==> job 5502 <==
==> flow/design.v <==
module huff_encoder (
	clk,
	reset,
	io_in,
	io_out
);
	input wire clk;
	input wire reset;
	input wire [11:0] io_in;
	output reg [11:0] io_out;
	reg [23:0] data_in;
	reg [8:0] freq_in;
	reg [1:0] count;
	reg [3:0] odd_idx;
	reg [3:0] even_idx;
	wire [56:0] initial_node;
	reg [2:0] state;
	reg [19:0] huff_tree [0:5];
	reg [56:0] in_huff_tree;
	reg [2:0] in_pad;
	wire [2:0] out_pad;
	wire [75:0] out_huff_tree;
	wire [18:0] merged_node;
	reg [8:0] encoded_value;
	reg [8:0] encoded_mask;
	reg done;
	reg [14:0] character;
	reg [2:0] encoded_value_h [0:5];
	reg [2:0] a;
	reg [2:0] b;
	reg [2:0] c;
	reg [2:0] encoded_value_l;
	reg [2:0] encoded_value_r;
	reg is_n_odd;
	freq_calc freq_calc_ins(
		.data_in(data_in),
		.freq_in(freq_in),
		.node(initial_node)
	);
	node_sorter node_sorter_ins(
		.clk(clk),
		.input_node(in_huff_tree[0+:57]),
		.input_pad(in_pad),
		.output_node(out_huff_tree[19+:57]),
		.output_pad(out_pad)
	);
	assign out_huff_tree[0+:19] = 19'b0;
	merge_nodes merge_nodes_ins(
		.min_node(out_huff_tree[57+:19]),
		.second_min_node(out_huff_tree[38+:19]),
		.merged_node(merged_node)
	);
	always @(posedge clk) begin : huffman_enc
		if (reset) begin
			state <= 3'b001;
			a <= 3'd0;
			b <= 3'b000;
			c <= 3'b000;
			done = 'b0;
			in_pad <= 3'b000;
			begin : sv2v_autoblock_1
				reg signed [31:0] i;
				for (i = 0; i < 3; i = i + 1)
					begin
						encoded_value[(2 - i) * 3+:3] = 'b0;
						encoded_mask[(2 - i) * 3+:3] = 'b0;
						in_huff_tree[((2 - i) * 19) + 18-:5] <= 'b0;
						in_huff_tree[((2 - i) * 19) + 13-:3] <= 'b0;
						in_huff_tree[((2 - i) * 19) + 10] <= 'b0;
						in_huff_tree[((2 - i) * 19) + 9-:5] <= 'b0;
						in_huff_tree[((2 - i) * 19) + 4-:5] <= 'b0;
						character[(2 - i) * 5+:5] = 'b0;
					end
			end
			begin : sv2v_autoblock_2
				reg signed [31:0] i;
				for (i = 0; i < 6; i = i + 1)
					begin
						encoded_value_h[i] = 'b0;
						huff_tree[i][19-:5] = 'b0;
						huff_tree[i][14] = 1'b0;
						huff_tree[i][3-:2] = 'b0;
						huff_tree[i][13-:5] = 'b0;
						huff_tree[i][8-:5] = 'b0;
						huff_tree[i][1-:2] = 'b0;
					end
			end
			encoded_value_l = 'b0;
			encoded_value_r = 'b0;
		end
		else
			case (state)
				3'b001: begin
					done = 'b0;
					io_out <= 'b0;
					a <= 'b0;
					b <= 'b0;
					if (io_in[11] == 1'b1) begin
						if (c < 3) begin
							data_in[(2 - c) * 8+:8] <= io_in[7:0];
							freq_in[(2 - c) * 3+:3] <= io_in[10:8];
						end
						c <= c + 1'b1;
					end
					state <= (c == 3 ? 3'b010 : 3'b001);
				end
				3'b010: begin
					count = 3;
					begin : sv2v_autoblock_3
						reg signed [31:0] i;
						for (i = 0; i < 3; i = i + 1)
							in_huff_tree[(2 - i) * 19+:19] <= initial_node[(2 - i) * 19+:19];
					end
					in_pad <= 3'b000;
					state <= 3'b011;
				end
				3'b011: state <= 3'b100;
				3'b100: begin
					in_huff_tree[38+:19] <= merged_node;
					in_huff_tree[0+:38] <= out_huff_tree[0+:38];
					in_pad <= {out_pad[2] | out_pad[1], out_pad[0], 1'b1};
					count = count - 1'b1;
					even_idx = count << 1'b1;
					odd_idx = even_idx + 1'b1;
					huff_tree[even_idx][19-:5] = out_huff_tree[75-:5];
					huff_tree[odd_idx][19-:5] = out_huff_tree[56-:5];
					huff_tree[even_idx][14] = out_huff_tree[67];
					huff_tree[odd_idx][14] = out_huff_tree[48];
					huff_tree[even_idx][13-:5] = out_huff_tree[66-:5];
					huff_tree[odd_idx][13-:5] = out_huff_tree[47-:5];
					huff_tree[even_idx][8-:5] = out_huff_tree[61-:5];
					huff_tree[odd_idx][8-:5] = out_huff_tree[42-:5];
					huff_tree[1][19-:5] = out_huff_tree[75-:5];
					huff_tree[1][14] = out_huff_tree[67];
					huff_tree[1][13-:5] = out_huff_tree[66-:5];
					huff_tree[1][8-:5] = out_huff_tree[61-:5];
					if (!(count[0] | count[1]))
						state <= 3'b101;
					else
						state <= 3'b011;
				end
				3'b101: begin
					begin : sv2v_autoblock_4
						reg signed [31:0] l;
						for (l = 5; l > 1; l = l - 1)
							begin : sv2v_autoblock_5
								reg signed [31:0] n;
								for (n = 1; n < 6; n = n + 1)
									if ((huff_tree[n][14] == 'b0) && ((huff_tree[n][13-:5] == huff_tree[l][19-:5]) || (huff_tree[n][8-:5] == huff_tree[l][19-:5])))
										huff_tree[l][3-:2] = n;
							end
					end
					begin : sv2v_autoblock_6
						reg signed [31:0] n;
						for (n = 2; n < 6; n = n + 1)
							huff_tree[n][1-:2] = huff_tree[huff_tree[n][3-:2]][1-:2] + 1'b1;
					end
					state <= 3'b110;
				end
				3'b110: begin
					begin : sv2v_autoblock_7
						reg signed [31:0] n;
						for (n = 2; n < 6; n = n + 1)
							begin
								encoded_value_l = encoded_value_h[huff_tree[n][3-:2]] << 1'b1;
								encoded_value_r = (encoded_value_h[huff_tree[n][3-:2]] << 1'b1) | 1'b1;
								is_n_odd = n[0];
								if (huff_tree[n][3-:2] != 1'b1)
									encoded_value_h[n] = (is_n_odd ? encoded_value_r : encoded_value_l);
								else if (huff_tree[n][3-:2] == 1'b1)
									encoded_value_h[n][0] = (is_n_odd ? 1'b1 : 1'b0);
							end
					end
					begin : sv2v_autoblock_8
						integer i;
						for (i = 0; i <= 2; i = i + 1)
							begin : sv2v_autoblock_9
								reg signed [31:0] n;
								for (n = 1; n < 6; n = n + 1)
									if ((huff_tree[n][19-:5] == data_in[((2 - i) * 8) + 3-:4]) && (huff_tree[n][14] == 'b1)) begin
										encoded_mask[(2 - i) * 3+:3] = (1'b1 << huff_tree[n][1-:2]) - 1'b1;
										encoded_value[(2 - i) * 3+:3] = encoded_value_h[n];
										character[(2 - i) * 5+:5] = huff_tree[n][19-:5];
									end
							end
					end
					state <= 3'b111;
				end
				3'b111: begin
					c <= 'b0;
					done = 1'b1;
					io_out[8:0] <= (b[0] == 1'b0 ? {done, 3'b011, (a > 2 ? 5'b00000 : character[(2 - a) * 5+:5])} : {done, 2'b00, encoded_mask[(2 - a) * 3+:3], encoded_value[(2 - a) * 3+:3]});
					b <= b + 1'b1;
					a <= (b[0] == 1'b1 ? a + 1 : a);
					state <= (a > 2 ? 3'b001 : 3'b111);
				end
				default: state <= 3'b001;
			endcase
	end
endmodule
module freq_calc (
	data_in,
	freq_in,
	node
);
	input wire [23:0] data_in;
	input wire [8:0] freq_in;
	output reg [56:0] node;
	always @(*) begin : sv2v_autoblock_1
		reg signed [31:0] i;
		for (i = 0; i < 3; i = i + 1)
			begin
				node[((2 - i) * 19) + 18-:5] = data_in[(2 - i) * 8+:8];
				node[((2 - i) * 19) + 13-:3] = freq_in[(2 - i) * 3+:3];
				node[((2 - i) * 19) + 9-:5] = 'b0;
				node[((2 - i) * 19) + 4-:5] = 'b0;
				node[((2 - i) * 19) + 10] = 1'b1;
			end
	end
endmodule
module node_sorter (
	clk,
	input_node,
	input_pad,
	output_node,
	output_pad
);
	input wire clk;
	input wire [56:0] input_node;
	input wire [2:0] input_pad;
	output reg [56:0] output_node;
	output reg [2:0] output_pad;
	reg [18:0] temp_node;
	reg [56:0] sort_tmp;
	reg [2:0] pad_tmp;
	always @(posedge clk) begin
		begin : sv2v_autoblock_1
			reg signed [31:0] i;
			for (i = 0; i < 3; i = i + 1)
				sort_tmp = input_node;
		end
		pad_tmp = input_pad;
		begin : sv2v_autoblock_2
			reg signed [31:0] j;
			for (j = 0; j < 2; j = j + 1)
				begin : sv2v_autoblock_3
					reg signed [31:0] k;
					for (k = 0; k < 2; k = k + 1)
						if (!(pad_tmp[2 - k] | pad_tmp[2 - (k + 1)]) && (((sort_tmp[((2 - k) * 19) + 13-:3] == sort_tmp[((2 - (k + 1)) * 19) + 13-:3]) && (sort_tmp[((2 - k) * 19) + 18-:5] > sort_tmp[((2 - (k + 1)) * 19) + 18-:5])) || (sort_tmp[((2 - k) * 19) + 13-:3] > sort_tmp[((2 - (k + 1)) * 19) + 13-:3]))) begin
							temp_node = sort_tmp[(2 - k) * 19+:19];
							sort_tmp[(2 - k) * 19+:19] = sort_tmp[(2 - (k + 1)) * 19+:19];
							sort_tmp[(2 - (k + 1)) * 19+:19] = temp_node;
							pad_tmp[2 - k] = 1'b0;
							pad_tmp[2 - (k + 1)] = 1'b0;
						end
				end
		end
		output_node <= sort_tmp;
		output_pad <= pad_tmp;
	end
endmodule
module merge_nodes (
	min_node,
	second_min_node,
	merged_node
);
	input wire [18:0] min_node;
	input wire [18:0] second_min_node;
	output wire [18:0] merged_node;
	assign merged_node[18-:5] = min_node[18-:5] + second_min_node[18-:5];
	assign merged_node[13-:3] = min_node[13-:3] + second_min_node[13-:3];
	assign merged_node[9-:5] = min_node[18-:5];
	assign merged_node[4-:5] = second_min_node[18-:5];
	assign merged_node[10] = 1'b0;
endmodule
`default_nettype none
module my_chip (
    input logic [11:0] io_in,  
    output logic [11:0] io_out,  
    input logic clock,
    input logic reset  
);
    huff_encoder DUT(.clk(clock), .reset(reset), .io_in(io_in), .io_out(io_out));  
endmodule
==> flow/run.sh <==
#!/bin/bash
# the make line also repeats each setting of config.mk as NAME=value (left out here)
make -C /OpenROAD-flow-scripts/flow DESIGN_CONFIG=/design/flow/config.mk WORK_HOME=/design/flow/orfs CLKGATE_MAP_FILE= finish
==> flow/config.mk <==
export PLATFORM = sky130hd
export DESIGN_NAME = my_chip
export DESIGN_NICKNAME = my_chip
export VERILOG_FILES = /design/flow/design.v
export SDC_FILE = /design/flow/constraint.sdc
export NUM_CORES = 4
export LEC_CHECK = 0
export CAP_MARGIN = 0
export CORE_MARGIN = 9
export CORE_UTILIZATION = 35
export GPL_TIMING_DRIVEN = 0
export MIN_ROUTING_LAYER = met2
export PLACE_DENSITY_LB_ADDON = 0.05
export SETUP_SLACK_MARGIN = 1.84
export SLEW_MARGIN = 20
==> flow/constraint.sdc <==
create_clock -name core_clock -period 13.2 [get_ports {clock}]
set_input_delay 2.6400 -clock core_clock [delete_from_list [all_inputs] [get_ports {clock}]]
set_output_delay 2.6400 -clock core_clock [all_outputs]
set_load 0.01 [all_outputs]
==> job 4181: changes against job 5502 <==
Settings changed: CAP_MARGIN 0 to 10, CORE_MARGIN 9 to 2, CORE_UTILIZATION 35 to 40, CTS_CLUSTER_DIAMETER from default to 230, GPL_ROUTABILITY_DRIVEN from default to 0, MIN_ROUTING_LAYER met2 to default, PLACE_DENSITY_LB_ADDON 0.05 to default, SETUP_SLACK_MARGIN 1.84 to default, SLEW_MARGIN 20 to 35.
==> flow/constraint.sdc (replaced) <==
create_clock -name core_clock -period 12.0 [get_ports {clock}]
set_input_delay 2.4000 -clock core_clock [delete_from_list [all_inputs] [get_ports {clock}]]
set_output_delay 2.4000 -clock core_clock [all_outputs]
set_load 0.01 [all_outputs]
==> results.py <==
# Flow results
metrics = {
    "floorplan": {
        "initCoreUtil_pct": 40.2,
    },
    "route": {
        "drtIter0Drc": 1666,
        "wl_met3_mm": 4.32,
    },
    "timing": {
        "worst_pin_slew_ps": 989,
        "relSlewSlack_pct": 34.1,
        "finClkSkew_ps": 38.2,
    },
    "outcome": {
        "status": "finished clean",
    },
    "final_layout": {
        "fillers": 4708,
    },
    "clock_network": {
        "cts_buffers": 36,
    },
    "power_and_ir_drop": {
        "combPwrFrac_pct": 26.0,
    },
    "setup_path": {
        "required_ps": 12400,
    },
}
That was job 4181.
==> results.py <==
# Flow results
metrics = {
    "setup_path": {
        "reg2regPathDepth": 37,
        "worstPathMaxFanout": 10,
        "required_ps": 13650,
    },
    "timing": {
        "relSlewSlack_pct": 19.4,
        "finClkSkew_ps": 30.9,
        "hold_ws_ps": 437,
        "worst_pin_slew_ps": 1210,
    },
    "route": {
        "drtIter0Drc": 4482,
        "wl_met3_mm": 31.2,
    },
    "final_layout": {
        "buffers": 233,
        "fillers": 5550,
    },
    "power_and_ir_drop": {
        "seq-power_w": 0.00102,
        "combPwrFrac_pct": 25.6,
    },
    "clock_network": {
        "cts_buffers": 40,
    },
    "logic_synthesis": {
        "top_cell_area_share_pct": 27.5,
    },
    "outcome": {
        "status": "finished clean",
    },
    "floorplan": {
        "initCoreUtil_pct": 35.4,
        "num_rows": 85,
    },
}
That was job 5502.

==> inputs of run a <==
// my_chip: RTL as listed in full above, without the edits since
Settings: LEC_CHECK=0, CAP_MARGIN=20, CORE_MARGIN=2, CORE_UTILIZATION=57, SLEW_MARGIN=20; clock period 6.06 ns.
run.sh (not shown) runs the stock make flow with config.mk's settings and CLKGATE_MAP_FILE=.
==> run b (differences from run a) <==
- CORE_UTILIZATION: 57 -> 53
==> flow/constraint.sdc (replaced) <==
create_clock -name core_clock -period 9.41 [get_ports {clock}]
set_input_delay 1.8820 -clock core_clock [delete_from_list [all_inputs] [get_ports {clock}]]
set_output_delay 1.8820 -clock core_clock [all_outputs]
set_load 0.01 [all_outputs]
==> comparison <==
- In synthesized cell count, run a and run b do not differ.
- Against run a, the clock power of run b is smaller by 34%.
- Of run b and run a, run a has the higher final cell count (gap about 2.7%, measured against run a).
- Run b went through all stages and came out clean. Run a finished with setup timing left.
- Register-to-register slack: run a is lower than run b (1.8 ns).
- Flip-flop count is the same in run a and run b.
- In area after synthesis, run a and run b do not differ.
- Between run a and run b, the lower design area is in run b (gap about 6%, measured against run b).
- In run a the setup slack is worse than in run b, by 1.8 ns.

==> run E: inputs <==
// my_chip: RTL as listed in full above, without the edits since
clock: 5.65 ns
lec_check: 0
abc_area: 1
cap_margin: 20
core_margin: 2
core_utilization: 72
cts_cluster_size: 74
place_density: 0.35
setup_slack_margin: 1.68
slew_margin: 20
==> inputs of run P, as changes to run E <==
- ABC_AREA: 1 -> unset
- CTS_CLUSTER_SIZE: 74 -> unset
- PLACE_DENSITY: 0.35 -> unset
- SETUP_SLACK_MARGIN: 1.68 -> -0.49
==> flow/constraint.sdc (replaced) <==
create_clock -name core_clock -period 6.18 [get_ports {clock}]
set_input_delay 1.2360 -clock core_clock [delete_from_list [all_inputs] [get_ports {clock}]]
set_output_delay 1.2360 -clock core_clock [all_outputs]
set_load 0.01 [all_outputs]
==> inputs of run M, as changes to run E <==
- CTS_CLUSTER_DIAMETER: unset -> 61
- CTS_CLUSTER_SIZE: 74 -> 10
- HOLD_SLACK_MARGIN: unset -> 0.28
- PLACE_DENSITY: 0.35 -> unset
- PLACE_DENSITY_LB_ADDON: unset -> 0.02
- SETUP_SLACK_MARGIN: 1.68 -> 0.56
==> flow/constraint.sdc (replaced) <==
create_clock -name core_clock -period 1.86 [get_ports {clock}]
set_input_delay 0.3720 -clock core_clock [delete_from_list [all_inputs] [get_ports {clock}]]
set_output_delay 0.3720 -clock core_clock [all_outputs]
set_load 0.01 [all_outputs]
==> results <==
Total cells reported by yosys after synthesis: run M 2775; run P 2288; run E 2775
Die width: run M 167 microns; run P 167 microns; run E 167 microns
Mux cell area share after synthesis: run M 0.111%; run P 9.41%; run E 0.111%
Total clock buffers created by CTS: run M -; run P 31; run E 34
Post-synth design cell area: run M 19100 sq um; run P 19100 sq um; run E 19100 sq um
Share of synthesized cell area in full adder, half adder and majority cells: run M 4.91%; run P 4.92%; run E 4.91%
Number of standard cells after synthesis: run M 2775; run P 2288; run E 2775
Unique masters post-synth: run M 61; run P 80; run E 61
Compound-cell area share of the yosys netlist: run M 23.9%; run P 18.5%; run E 23.9%
Seq/Total Area, Yosys: run M 32.8%; run P 32.8%; run E 32.8%
XOR/XNOR Area Share: run M 5.67%; run P 12.1%; run E 5.67%
Post-synth top area share: run M 27.4%; run P 27.5%; run E 27.4%
Worst setup slack before clock tree synthesis: run M -3.79 ns; run P -0.780 ns; run E -0.0161 ns
Average cell area after synthesis: run M 6.89 sq um; run P 8.34 sq um; run E 6.89 sq um
Result of the run: run M did not finish; run P finished with violations; run E did not finish
Failing step: run M clock tree synthesis (4_1_cts); run P -; run E global routing (5_1_grt)
Violated checks: run M -; run P setup timing; run E -
Number of buffers between clock root and the deepest sink: run M -; run P 3; run E 3
Resized Gates After CTS: run M -; run P 27; run E 133
Power figures rest on the tool's default switching activity, not on a simulated workload.
